== run C ==
==> flow/design.v (excerpt) <==
module aluDesign#(parameter W = 8, N = 4) (clk,rst,CE,MODE,CIN,INP_VALID,CMD,OPA,OPB, ERR,OV,COUT,G,L,E, RES);
Size: ~1,700 cells after synthesis, ~11,000 µm² of cells after synthesis.
make LEC_CHECK=0 ABC_AREA=1 CAP_MARGIN=20 CELL_PAD_IN_SITES_DETAIL_PLACEMENT=0 CORE_MARGIN=2 CORE_UTILIZATION=72 CTS_CLUSTER_DIAMETER=192 CTS_CLUSTER_SIZE=15 GPL_ROUTABILITY_DRIVEN=1 GPL_TIMING_DRIVEN=1 MAX_ROUTING_LAYER=met4 PLACE_DENSITY_LB_ADDON=0.13 SETUP_SLACK_MARGIN=-0.3 SLEW_MARGIN=40 finish   # period 4.72 ns
run.sh (not shown) runs the stock make flow with config.mk's settings and CLKGATE_MAP_FILE=.
Run C never completed, since it errored out during 5_1_grt.
Modified inputs, run E compared to run C
Settings: CORE_UTILIZATION changed from 72 to 65; CTS_CLUSTER_SIZE changed from 15 to 95; SETUP_SLACK_MARGIN changed from -0.3 to -0.34; ABC_AREA removed (was 1); PLACE_DENSITY_LB_ADDON removed (was 0.13); PLACE_DENSITY newly set to 0.54; the clock period (ns, I/O delays scaled along) changed from 4.72 to 8.56.
## What came out
Run E: full flow OK, the timing, design-rule and antenna checks passed. Compared with run C, run E shows a lower final weighted congestion in routability-driven placement. Taking run C as the reference, in run E total instance count after detailed placement moved down, number of standard cells reported by yosys went down 277.

Starting RTL as in the previous note.
==> flow/config.mk <==
export PLATFORM = sky130hd
export DESIGN_NAME = aluDesign
export DESIGN_NICKNAME = aluDesign
export VERILOG_FILES = /design/flow/design.v
export SDC_FILE = /design/flow/constraint.sdc
export NUM_CORES = 4
export LEC_CHECK = 0
export CAP_MARGIN = 20
export CELL_PAD_IN_SITES_DETAIL_PLACEMENT = 0
export CORE_MARGIN = 2
export CORE_UTILIZATION = 66
export CTS_CLUSTER_DIAMETER = 28
export CTS_CLUSTER_SIZE = 95
export GPL_ROUTABILITY_DRIVEN = 0
export GPL_TIMING_DRIVEN = 1
export MAX_ROUTING_LAYER = met4
export PLACE_DENSITY_LB_ADDON = 0.08
export SETUP_SLACK_MARGIN = -0.32
export SLEW_MARGIN = 40
==> flow/constraint.sdc <==
create_clock -name core_clock -period 4.5 [get_ports {clk}]
set_input_delay 0.9000 -clock core_clock [delete_from_list [all_inputs] [get_ports {clk}]]
set_output_delay 0.9000 -clock core_clock [all_outputs]
set_load 0.01 [all_outputs]
The baseline finished with negative setup slack left.
Change:
Settings changed: CORE_UTILIZATION 66 to 72, CTS_CLUSTER_DIAMETER 28 to 192, GPL_ROUTABILITY_DRIVEN 0 to 1, PLACE_DENSITY_LB_ADDON 0.08 to 0.13, SETUP_SLACK_MARGIN -0.32 to -0.3.
Clock period 4.5 ns to 5.36 ns, I/O delays scaled along.
The changed run ran to the end with violations: negative setup slack. Clock skew goes down by 0.0083 ns. Power is lower by 30%. Synthesized cell count stays the same.

aluDesign again, from the RTL that the note above started with.
==> flow/config.mk <==
export PLATFORM = sky130hd
export DESIGN_NAME = aluDesign
export DESIGN_NICKNAME = aluDesign
export VERILOG_FILES = /design/flow/design.v
export SDC_FILE = /design/flow/constraint.sdc
export NUM_CORES = 4
export LEC_CHECK = 0
export CAP_MARGIN = 20
export CELL_PAD_IN_SITES_DETAIL_PLACEMENT = 0
export CORE_MARGIN = 2
export CORE_UTILIZATION = 55
export CTS_CLUSTER_DIAMETER = 267
export CTS_CLUSTER_SIZE = 95
export GPL_ROUTABILITY_DRIVEN = 1
export GPL_TIMING_DRIVEN = 1
export MAX_ROUTING_LAYER = met4
export PLACE_DENSITY = 0.38
export SETUP_SLACK_MARGIN = 0.58
export SLEW_MARGIN = 40
export TNS_END_PERCENT = 20
==> flow/constraint.sdc <==
create_clock -name core_clock -period 10.3 [get_ports {clk}]
set_input_delay 2.0600 -clock core_clock [delete_from_list [all_inputs] [get_ports {clk}]]
set_output_delay 2.0600 -clock core_clock [all_outputs]
set_load 0.01 [all_outputs]
Edit:
Settings changed: ABC_AREA from default to 1, CORE_UTILIZATION 55 to 69, CTS_CLUSTER_DIAMETER 267 to 28, GPL_ROUTABILITY_DRIVEN 1 to 0, HOLD_SLACK_MARGIN from default to 0.3, PLACE_DENSITY 0.38 to default, PLACE_DENSITY_LB_ADDON from default to 0.08, SETUP_SLACK_MARGIN 0.58 to -0.32, TNS_END_PERCENT 20 to default.
Clock period 10.3 ns to 4.5 ns, I/O delays scaled along.
=>
- The changed run stopped in global routing (5_1_grt)
- die size falls by about 20%
- area after synthesis falls by about 0.5%
- synthesized cell count rises by 20%
Edit:
Settings changed: ABC_AREA 1 to default, CELL_PAD_IN_SITES_DETAIL_PLACEMENT 0 to default, CORE_UTILIZATION 69 to 40, CTS_CLUSTER_DIAMETER 28 to default, CTS_CLUSTER_SIZE 95 to default, GPL_ROUTABILITY_DRIVEN 0 to default, GPL_TIMING_DRIVEN 1 to default, HOLD_SLACK_MARGIN 0.3 to default, MAX_ROUTING_LAYER met4 to default, PLACE_DENSITY_LB_ADDON 0.08 to default, SETUP_SLACK_MARGIN -0.32 to default, SLEW_MARGIN 40 to 20.
Clock period 4.5 ns to 6.0 ns, I/O delays scaled along.
With this change the flow went through all stages and came out clean.
Area after synthesis is higher slightly.
Synthesized cell count shrinks by about a fifth.
Die area goes up by well over a third.
Power and IR drop assume default switching activity.
